## violet
// PWM_duty_cycle
module PWM_duty_cycle (
    input clk,            
    input rst,            
    input pwm_in,         
    output reg [7:0] duty_cycle   
);
export LEC_CHECK = 0
export ABC_AREA = 1
export CAP_MARGIN = 20
export CELL_PAD_IN_SITES_DETAIL_PLACEMENT = 2
export CORE_MARGIN = 2
export CORE_UTILIZATION = 40
export MAX_ROUTING_LAYER = met4
export SLEW_MARGIN = 20
create_clock -name core_clock -period 154.0 [get_ports {clk}]
run.sh (not shown) runs the stock make flow with config.mk's settings and CLKGATE_MAP_FILE=.
Flow for violet halted at detailed placement (3_5_place_dp), error code DPL-0033.
Input-level comparison between garnet and violet:
Settings: CELL_PAD_IN_SITES_DETAIL_PLACEMENT removed (was 2); ABC_AREA removed (was 1); CTS_CLUSTER_DIAMETER newly set to 351; HOLD_SLACK_MARGIN newly set to -0.1; CORE_UTILIZATION changed from 40 to 70; the clock period (ns, I/O delays scaled along) changed from 154.0 to 84.0.
[summary]
- garnet: flow complete, layout not clean; failing: max-capacitance violations, max-slew violations, negative setup slack
- Sort garnet and violet by compound-gate portion of the synthesized area desc -> top: garnet
- What violet reported for mean cell area of the mapped netlist has to be multiplied by 1.2 to get the figure for garnet.
- violet has higher standard cell core area than garnet.
- Of garnet and violet, the higher yosys synthesis chip area belongs to violet.
- For die boundary width, dividing the value from garnet by the value from violet gives 0.74.
Changes in zinc relative to garnet:
Settings: CTS_CLUSTER_SIZE newly set to 34; GPL_ROUTABILITY_DRIVEN newly set to 0; CORE_UTILIZATION changed from 70 to 72.
- Core utilization before placement: zinc vs garnet up 1.8 points
- Diff garnet..zinc | number of port buffers | unchanged
- garnet and zinc ended up with nearly the same post-placement cell area.
- Comparing zinc against garnet, there is no change at all in post-synthesis instance total.
- Diff garnet..zinc | summed standard-cell area reported by yosys | unchanged
- The log for zinc ends in global routing (5_1_grt) with error GRT-0232, so the run never completed.
- Diff garnet..zinc | cell count listed in synth_stat.txt | unchanged
- Number of levels the H-tree was split into essentially unchanged between zinc and garnet.
- zinc against garnet: count of cells resized by post-cts repair up 125, number of placed cells counting well taps now sits at about the same level, die span in y now sits lower, area enclosed by the die boundary went down about 2.7%.
Setup changes, zinc to yarrow
Settings: an added PLACE_DENSITY_LB_ADDON of 0.05; a deleted MAX_ROUTING_LAYER that had been met4; a change of CORE_UTILIZATION from 72 to 45; an added CORE_ASPECT_RATIO of 1.72; a deleted CTS_CLUSTER_SIZE that had been 34; a deleted HOLD_SLACK_MARGIN that had been -0.1; a deleted CTS_CLUSTER_DIAMETER that had been 351; an added TNS_END_PERCENT of 10; a change of the clock period (ns, I/O delays scaled along) from 84.0 to 110.0.
[summary]
Having completed the whole flow, yarrow delivered a layout that passed the timing, design-rule and antenna checks.
Summary of yarrow over zinc: die height has increased, count of placed standard cells including taps has decreased.
Compared with zinc, in yarrow total CTS buffers now sits at about the same level; post-synth design cell area saw little to no change; die area went up; horizontal die size moved down.
Inputs modified between yarrow and harbor:
Settings: MIN_ROUTING_LAYER newly set to met2; CELL_PAD_IN_SITES_GLOBAL_PLACEMENT newly set to 2; GPL_ROUTABILITY_DRIVEN removed (was 0); GPL_TIMING_DRIVEN newly set to 0; CORE_MARGIN changed from 2 to 5; CORE_ASPECT_RATIO changed from 1.72 to 0.73; SLEW_MARGIN changed from 20 to 15; TNS_END_PERCENT changed from 10 to 45; CORE_UTILIZATION changed from 45 to 19.
Results
- Diff yarrow -> harbor: tap cell count has increased; utilization has decreased.
- harbor completed; timing, DRC and antenna clean


== rev 12 ==
The RTL this note starts from:
==> flow/design.v <==
module PWM_duty_cycle (
    input clk,            
    input rst,            
    input pwm_in,         
    output reg [7:0] duty_cycle   
);
    reg [15:0] high_count, total_count;   
    reg pwm_prev;        
    reg update_flag;     
    reg first_period;    
    always @(posedge clk or posedge rst) begin
        if (rst) begin
            high_count <= 0;
            total_count <= 0;
            duty_cycle <= 0;
            pwm_prev <= 0;
            update_flag <= 0;
            first_period <= 1;   
        end else begin
            total_count <= total_count + 1;
            if (pwm_in) high_count <= high_count + 1;
            if (pwm_prev && ~pwm_in) begin
                if (!first_period && total_count > 0) begin
                    duty_cycle <= (high_count * 100) / total_count;   
                end
                first_period <= 0;   
                high_count <= 0;
                total_count <= 0;
            end
            pwm_prev <= pwm_in;   
        end
    end
endmodule
export LEC_CHECK = 0
export ABC_AREA = 1
export CAP_MARGIN = 20
export CORE_MARGIN = 2
export CORE_UTILIZATION = 72
export CTS_CLUSTER_DIAMETER = 378
export CTS_CLUSTER_SIZE = 100
export PLACE_DENSITY = 0.38
export SLEW_MARGIN = 20
export TNS_END_PERCENT = 10
create_clock -name core_clock -period 65.2 [get_ports {clk}]
Final checks on rev 12, whose flow otherwise completed, came back failing, citing negative setup slack.
> inputs changed (rev 12 -> rev 13)
-- flow/config.mk --
<<< rev 12, line 12
export CTS_CLUSTER_DIAMETER = 378
export CTS_CLUSTER_SIZE = 100
>>> rev 13, line 12
export CTS_CLUSTER_DIAMETER = 255
export CTS_CLUSTER_SIZE = 98
Results
Across rev 12 and rev 13, no clean finish was achieved.
The flow for rev 12 finished, though final verification flagged negative setup slack.
| rev 13 | all stages done | FAIL | negative setup slack |
Diff rev 13..rev 12 | number of post-CTS setup repair buffers | unchanged
| fmax | rev 12 vs rev 13 | ≈ equal |
From rev 13 to rev 12, count of cell instances traversed by the critical path did not move at all.
From rev 12 to rev 13 the numbers moved as follows: worst-case headroom to the max-slew limit flat, number of antenna violations at the first check in global routing held steady.
Met1 layer usage reported by global route came out exactly the same in rev 12 and rev 13.
Comparing rev 13 against rev 12, there is no change at all in maximum number of pins on one net before global-route repair.
Setup slack: rev 13 vs rev 12 identical
